==> inputs of zinc <==
## WorkingFinal
module WorkingFinal(input clk, input reset, input wire[15:0] mem_rdata, output wire[15:0] mem_addr, output wire[15:0] mem_wdata, output wire mem_we, output wire halt);
Settings: LEC_CHECK=0, ABC_AREA=1, CAP_MARGIN=20, CELL_PAD_IN_SITES_DETAIL_PLACEMENT=2, CORE_MARGIN=6, CORE_UTILIZATION=40, CTS_CLUSTER_SIZE=22, MIN_ROUTING_LAYER=met1, SETUP_SLACK_MARGIN=0.75, SLEW_MARGIN=35, TNS_END_PERCENT=25; clock period 17.2 ns.
run.sh (not shown) runs the stock make flow with config.mk's settings and CLKGATE_MAP_FILE=.
==> inputs of lagoon, as changes to zinc <==
Settings changed: ABC_AREA 1 to unset, CELL_PAD_IN_SITES_DETAIL_PLACEMENT 2 to unset, CORE_MARGIN 6 to 2, CORE_UTILIZATION 40 to 49, CTS_CLUSTER_SIZE 22 to unset, MIN_ROUTING_LAYER met1 to unset, SETUP_SLACK_MARGIN 0.75 to unset, SLEW_MARGIN 35 to 20, TNS_END_PERCENT 25 to unset.
==> flow/constraint.sdc (replaced) <==
create_clock -name core_clock -period 29.0 [get_ports {clk}]
set_input_delay 5.8000 -clock core_clock [delete_from_list [all_inputs] [get_ports {clk}]]
set_output_delay 5.8000 -clock core_clock [all_outputs]
set_load 0.01 [all_outputs]
==> inputs of amber, as changes to zinc <==
Settings changed: CELL_PAD_IN_SITES_DETAIL_PLACEMENT 2 to unset, CORE_MARGIN 6 to 2, CORE_UTILIZATION 40 to 53, CTS_CLUSTER_SIZE 22 to 100, MIN_ROUTING_LAYER met1 to unset, SETUP_SLACK_MARGIN 0.75 to unset, SLEW_MARGIN 35 to 20, TNS_END_PERCENT 25 to unset.
==> flow/constraint.sdc (replaced) <==
create_clock -name core_clock -period 16.4 [get_ports {clk}]
set_input_delay 3.2800 -clock core_clock [delete_from_list [all_inputs] [get_ports {clk}]]
set_output_delay 3.2800 -clock core_clock [all_outputs]
set_load 0.01 [all_outputs]
==> run notes <==
run metrics: net count after synthesis=3225, core area=0.0477 mm2, aoi share=0.280, xor/xnor share=0.0439, Mapped Area=0.0238 mm2, mux share=0.0666, fp util=0.498, Die Span Y=224 um, DIE AREA=0.0503 mm2, outcome=complete, no violations
The numbers above come from lagoon.

==> run notes <==
run results: net count after synthesis=3564, fp util=0.538, core area=0.0420 mm2, Mapped Area=0.0226 mm2, xor/xnor share=0.0317, DIE AREA=0.0444 mm2, outcome=aborted with a tool error, Ys Warns=13, Run Error=[ERROR GRT-0116] Global routing finished with congestion. Check the congestion regions in the DRC Viewer., aoi share=0.210, Die Span Y=211 um, Stop stage=global routing, mux share=0.000442, Yosys top cell by area=nand2_1, met2 Track Usage GR=0.914
The numbers above come from amber.

==> run notes <==
run results: aoi share=0.210, DIE AREA=0.0624 mm2, xor/xnor share=0.0317, outcome=aborted with a tool error, net count after synthesis=3564, Stop stage=detailed placement, core area=0.0555 mm2, Run Error=[ERROR DPL-0033] detailed placement checks failed during check placement., Die Span Y=250 um, fp util=0.408
The numbers above come from zinc.


==> run a <==
WorkingFinal again, from the RTL that the note above started with.
==> flow/config.mk <==
export PLATFORM = sky130hd
export DESIGN_NAME = WorkingFinal
export DESIGN_NICKNAME = WorkingFinal
export VERILOG_FILES = /design/flow/design.v
export SDC_FILE = /design/flow/constraint.sdc
export NUM_CORES = 4
export LEC_CHECK = 0
export ABC_AREA = 1
export CAP_MARGIN = 10
export CELL_PAD_IN_SITES_DETAIL_PLACEMENT = 0
export CELL_PAD_IN_SITES_GLOBAL_PLACEMENT = 3
export CORE_ASPECT_RATIO = 0.82
export CORE_MARGIN = 3
export CORE_UTILIZATION = 17
export CTS_CLUSTER_SIZE = 52
export GPL_ROUTABILITY_DRIVEN = 0
export HOLD_SLACK_MARGIN = 0.05
export MAX_ROUTING_LAYER = met4
export MIN_ROUTING_LAYER = met2
export PLACE_DENSITY_LB_ADDON = 0.23
export SLEW_MARGIN = 20
==> flow/constraint.sdc <==
create_clock -name core_clock -period 28.0 [get_ports {clk}]
set_input_delay 5.6000 -clock core_clock [delete_from_list [all_inputs] [get_ports {clk}]]
set_output_delay 5.6000 -clock core_clock [all_outputs]
set_load 0.01 [all_outputs]
==> run b: changes against run a <==
Settings changed: CAP_MARGIN 10 to 20, CELL_PAD_IN_SITES_DETAIL_PLACEMENT 0 to unset, CELL_PAD_IN_SITES_GLOBAL_PLACEMENT 3 to unset, CORE_ASPECT_RATIO 0.82 to unset, CORE_MARGIN 3 to 2, CORE_UTILIZATION 17 to 52, CTS_CLUSTER_SIZE 52 to 99, GPL_ROUTABILITY_DRIVEN 0 to unset, HOLD_SLACK_MARGIN 0.05 to unset, MAX_ROUTING_LAYER met4 to unset, MIN_ROUTING_LAYER met2 to unset, PLACE_DENSITY_LB_ADDON 0.23 to unset.
==> flow/constraint.sdc (replaced) <==
create_clock -name core_clock -period 16.4 [get_ports {clk}]
set_input_delay 3.2800 -clock core_clock [delete_from_list [all_inputs] [get_ports {clk}]]
set_output_delay 3.2800 -clock core_clock [all_outputs]
set_load 0.01 [all_outputs]
==> comparison <==
In die size, run a is at 3.0 times the value of run b. Synthesized area is the same in run b and run a. Synthesized cell count is the same in run a and run b. Run b died in global routing (5_1_grt) on GRT-0116. Run a finished with timing, DRC and antenna clean.
==> figures <==
Vertical die size: run a 336.4 µm; run b 212.6 µm
Post-CTS sizing: run a 4; run b 181
Worst slack, placed: run a -0.06868 ns; run b -10.15 ns
Width of the chip: run a 408.9 µm; run b 212.6 µm
Post CTS Setup Buffer Count: run a 0; run b 397
Num CTS Buffers: run a 25; run b 20
Run status: run a complete, no violations; run b stopped before the end
Stage where the flow stopped: run a -; run b global routing (5_1_grt)
Site Rows: run a 120; run b 76
Area fraction in xor and xnor cells: run a 3.173%; run b 3.173%
Cell Area, Placed: run a 26280 µm²; run b 27690 µm²
Hpwl dp: run a 101600 µm; run b 78090 µm
Placed insts: run a 5210; run b 4375
Effective utilization at floorplan: run a 17.23%; run b 52.65%
Post-synthesis cell count from yosys: run a 3329; run b 3329
Total core area: run a 131400 µm²; run b 42980 µm²
Overall die area: run a 137600 µm²; run b 45210 µm²
